==> run A <==
// Classic_Pong_Top
module Classic_Pong_Top (
    input clk_i,
    input rst_i,
    input UART_RX_i,
    input sw1_i,
    input sw2_i,
    input sw3_i,
    input sw4_i,
    output VGA_Hsync_o,
    output VGA_Vsync_o,
    output VGA_Red_0_o,
    output VGA_Red_1_o,
    output VGA_Red_2_o,
    output VGA_Grn_0_o,
    output VGA_Grn_1_o,
    output VGA_Grn_2_o,
    output VGA_Blu_0_o,
    output VGA_Blu_1_o,
    output VGA_Blu_2_o
);
    parameter CLKS_PER_BIT = 217;
    parameter VIDEO_WIDTH = 3;  
    parameter TOTAL_COLS = 800;
    parameter TOTAL_ROWS = 525;
    parameter ACTIVE_COLS = 640;
    parameter ACTIVE_ROWS = 480;
    wire [VIDEO_WIDTH-1:0] Red_Video_Pong_w, Red_Video_Porch_w;
    wire [VIDEO_WIDTH-1:0] Grn_Video_Pong_w, Grn_Video_Porch_w;
    wire [VIDEO_WIDTH-1:0] Blu_Video_Pong_w, Blu_Video_Porch_w;
    wire rx_dv_w;
    UART_RX #(.CLKS_PER_BIT(CLKS_PER_BIT)) UART_RX_Inst
    (
        .clk_i(clk_i),
        .rst_i(rst_i),
        .rx_serial_i(UART_RX_i),
        .rx_dv_o(rx_dv_w),
        .rx_byte_o()
    );
    wire Hsync_w, Vsync_w;
    VGA_Sync_Pulse #( 
        .TOTAL_COLS(TOTAL_COLS),
        .TOTAL_ROWS(TOTAL_ROWS),
        .ACTIVE_COLS(ACTIVE_COLS),
        .ACTIVE_ROWS(ACTIVE_ROWS) 
    ) VGA_Sync_Inst (
        .clk_i(clk_i),
        .rst_i(rst_i),
        .Hsync_o(Hsync_w),
        .Vsync_o(Vsync_w),
        .col_count_o(),
        .row_count_o()
    );
    wire sw1_w, sw2_w, sw3_w, sw4_w;
    Debounced_Switch sw_1 (
        .clk_i(clk_i),
        .rst_i(rst_i),
        .sw_i(sw1_i),
        .sw_o(sw1_w)
    );
    Debounced_Switch sw_2 (
        .clk_i(clk_i),
        .rst_i(rst_i),
        .sw_i(sw2_i),
        .sw_o(sw2_w)
    );
    Debounced_Switch sw_3 (
        .clk_i(clk_i),
        .rst_i(rst_i),
        .sw_i(sw3_i),
        .sw_o(sw3_w)
    );
    Debounced_Switch sw_4 (
        .clk_i(clk_i),
        .rst_i(rst_i),
        .sw_i(sw4_i),
        .sw_o(sw4_w)
    );
    wire Hsync_Pong_w, Vsync_Pong_w;
    Pong_Top #( 
        .TOTAL_COLS(TOTAL_COLS),
        .TOTAL_ROWS(TOTAL_ROWS),
        .ACTIVE_COLS(ACTIVE_COLS),
        .ACTIVE_ROWS(ACTIVE_ROWS) ) 
    Pong_Top_Inst (
  ...
Settings: LEC_CHECK=0, ABC_AREA=1, CAP_MARGIN=20, CORE_ASPECT_RATIO=1.34, CORE_MARGIN=2, CORE_UTILIZATION=72, CTS_CLUSTER_SIZE=10, PLACE_DENSITY=0.6, SETUP_SLACK_MARGIN=1.51, SLEW_MARGIN=20; clock period 5.31 ns.
run.sh (not shown) runs the stock make flow with config.mk's settings and CLKGATE_MAP_FILE=.
==> run H (differences from run A) <==
- ABC_AREA: 1 -> unset
- CORE_ASPECT_RATIO: 1.34 -> unset
- CORE_UTILIZATION: 72 -> 64
- CTS_CLUSTER_SIZE: 10 -> unset
- SETUP_SLACK_MARGIN: 1.51 -> unset
==> flow/constraint.sdc (replaced) <==
create_clock -name core_clock -period 9.56 [get_ports {clk_i}]
set_input_delay 1.9120 -clock core_clock [delete_from_list [all_inputs] [get_ports {clk_i}]]
set_output_delay 1.9120 -clock core_clock [all_outputs]
set_load 0.01 [all_outputs]
==> run B (differences from run A) <==
- ABC_AREA: 1 -> unset
- CORE_ASPECT_RATIO: 1.34 -> unset
- CTS_CLUSTER_SIZE: 10 -> unset
- PLACE_DENSITY: 0.6 -> unset
- PLACE_DENSITY_LB_ADDON: unset -> 0.01
- SETUP_SLACK_MARGIN: 1.51 -> 1.57
==> results.py <==
# Flow results
metrics = {
    "die": {
        "dieWidth_um": 153,
    },
    "cells_and_area": {
        "inverters": 76,
        "design_area_sq_mm": 0.0175,
    },
    "power_and_ir_drop": {
        "p_clk_frac": 0.505,
        "pwr-share-seq": 0.478,
    },
    "min_path": {
        "min_from": "Pong_Top_Inst.state_r[1]",
    },
    "run_status": {
        "outcome": "complete, no violations",
    },
    "worst_setup_path": {
        "critPathTopFamily": "AND-OR/OR-AND gates",
    },
    "synth": {
        "ys_types": 67,
    },
}
the above is filed under run B

==> results.py <==
# Flow results
metrics = {
    "power_and_ir_drop": {
        "pwr-share-seq": 0.462,
        "p_clk_frac": 0.522,
    },
    "worst_setup_path": {
        "critPathTopFamily": "AND-OR/OR-AND gates",
        "reg2reg_depth": 13,
    },
    "synth": {
        "ys_types": 67,
        "syn_inst": 1856,
    },
    "min_path": {
        "min_from": "VGA_Sync_Porch_Inst.blu_video_r[1]",
    },
    "cells_and_area": {
        "inverters": 76,
    },
    "sta": {
        "worst_slew_pin_slew_ns": 1.02,
    },
    "die": {
        "dieWidth_um": 162,
    },
    "run_status": {
        "outcome": "complete, no violations",
    },
}
the above is filed under run H

==> results.py <==
# Flow results
metrics = {
    "die": {
        "dieWidth_um": 140,
    },
    "min_path": {
        "min_from": "Pong_Top_Inst.VGA_Sync_Count_Inst.Hsync_o",
    },
    "run_status": {
        "outcome": "complete, no violations",
    },
    "cells_and_area": {
        "design_area_sq_mm": 0.0192,
        "inverters": 355,
    },
    "power_and_ir_drop": {
        "pwr-share-seq": 0.507,
    },
}
the above is filed under run A


==> run a: inputs <==
Classic_Pong_Top again, from the RTL that the note above started with.
==> flow/design.v (excerpt) <==
module Classic_Pong_Top (
    input clk_i,
    input rst_i,
    input UART_RX_i,
    input sw1_i,
    input sw2_i,
    input sw3_i,
    input sw4_i,
    output VGA_Hsync_o,
    output VGA_Vsync_o,
    output VGA_Red_0_o,
    output VGA_Red_1_o,
    output VGA_Red_2_o,
    output VGA_Grn_0_o,
    output VGA_Grn_1_o,
    output VGA_Grn_2_o,
    output VGA_Blu_0_o,
    output VGA_Blu_1_o,
    output VGA_Blu_2_o
);
==> flow/config.mk <==
export PLATFORM = sky130hd
export DESIGN_NAME = Classic_Pong_Top
export DESIGN_NICKNAME = Classic_Pong_Top
export VERILOG_FILES = /design/flow/design.v
export SDC_FILE = /design/flow/constraint.sdc
export NUM_CORES = 4
export LEC_CHECK = 0
export CAP_MARGIN = 40
export CELL_PAD_IN_SITES_DETAIL_PLACEMENT = 2
export CORE_ASPECT_RATIO = 1.4
export CORE_MARGIN = 4
export CORE_UTILIZATION = 40
export CTS_CLUSTER_SIZE = 79
export GPL_TIMING_DRIVEN = 1
export MAX_ROUTING_LAYER = met4
export MIN_ROUTING_LAYER = met1
export PLACE_DENSITY_LB_ADDON = 0.27
export SLEW_MARGIN = 40
export TNS_END_PERCENT = 5
==> flow/constraint.sdc <==
create_clock -name core_clock -period 5.27 [get_ports {clk_i}]
set_input_delay 1.0540 -clock core_clock [delete_from_list [all_inputs] [get_ports {clk_i}]]
set_output_delay 1.0540 -clock core_clock [all_outputs]
set_load 0.01 [all_outputs]
==> inputs of run b, as changes to run a <==
CAP_MARGIN = 20   (was 40)
CELL_PAD_IN_SITES_DETAIL_PLACEMENT = default   (was 2)
CORE_ASPECT_RATIO = default   (was 1.4)
CORE_MARGIN = 2   (was 4)
CTS_CLUSTER_SIZE = default   (was 79)
GPL_TIMING_DRIVEN = default   (was 1)
MAX_ROUTING_LAYER = default   (was met4)
MIN_ROUTING_LAYER = default   (was met1)
PLACE_DENSITY = 0.6   (was default)
PLACE_DENSITY_LB_ADDON = default   (was 0.27)
SLEW_MARGIN = 20   (was 40)
TNS_END_PERCENT = default   (was 5)
==> flow/constraint.sdc (replaced) <==
create_clock -name core_clock -period 40.0 [get_ports {clk_i}]
set_input_delay 8.0000 -clock core_clock [delete_from_list [all_inputs] [get_ports {clk_i}]]
set_output_delay 8.0000 -clock core_clock [all_outputs]
set_load 0.01 [all_outputs]
==> inputs of run c, as changes to run a <==
CAP_MARGIN = 20   (was 40)
CELL_PAD_IN_SITES_DETAIL_PLACEMENT = default   (was 2)
CORE_ASPECT_RATIO = default   (was 1.4)
CORE_MARGIN = 2   (was 4)
CORE_UTILIZATION = 66   (was 40)
CTS_CLUSTER_SIZE = default   (was 79)
GPL_TIMING_DRIVEN = default   (was 1)
MAX_ROUTING_LAYER = default   (was met4)
MIN_ROUTING_LAYER = default   (was met1)
PLACE_DENSITY_LB_ADDON = default   (was 0.27)
SLEW_MARGIN = 20   (was 40)
TNS_END_PERCENT = default   (was 5)
==> flow/constraint.sdc (replaced) <==
create_clock -name core_clock -period 10.9 [get_ports {clk_i}]
set_input_delay 2.1800 -clock core_clock [delete_from_list [all_inputs] [get_ports {clk_i}]]
set_output_delay 2.1800 -clock core_clock [all_outputs]
set_load 0.01 [all_outputs]
==> results.toml <==
# physical design summary
[power]
p_total_uw = 664
p_leak_uw = 0.00667
seqPwrFrac = 0.472

[layout]
syn2layout_area_growth_pct = 11.8

[status]
status = "finished clean"

[setup_path]
endpoint_kind = "output port"
worst-r2r-setup-slack_ns = 36.32
critical_path.slowest_cell = "clkdlybuf4s50_1"

[floorplanning]
fp_util = 0.404

[worst_hold_path]
min_path_cells = 2

[detailed_routing]
drt_iter0_markers = 579

[placement]
globalplace.congestion = 0.804
That was run b.
==> results.toml <==
# physical design summary
[status]
status = "finished clean"

[setup_path]
endpoint_kind = "register"
worst-r2r-setup-slack_ns = 0.74

[power]
p_leak_uw = 0.00660
p_total_uw = 5060
seqPwrFrac = 0.470

[worst_hold_path]
min_path_cells = 1

[yosys]
avgSynthCellArea_um2 = 8.63

[placement]
globalplace.congestion = 0.842
That was run a.
==> results.toml <==
# physical design summary
[status]
status = "finished clean"

[detailed_routing]
drt_iter0_markers = 770

[floorplanning]
fp_util = 0.665

[power]
seqPwrFrac = 0.488
p_leak_uw = 0.00663

[layout]
syn2layout_area_growth_pct = 9.61

[setup_path]
worst-r2r-setup-slack_ns = 7.33

[worst_hold_path]
min_path_cells = 2
That was run c.
Power figures rest on the tool's default switching activity, not on a simulated workload.
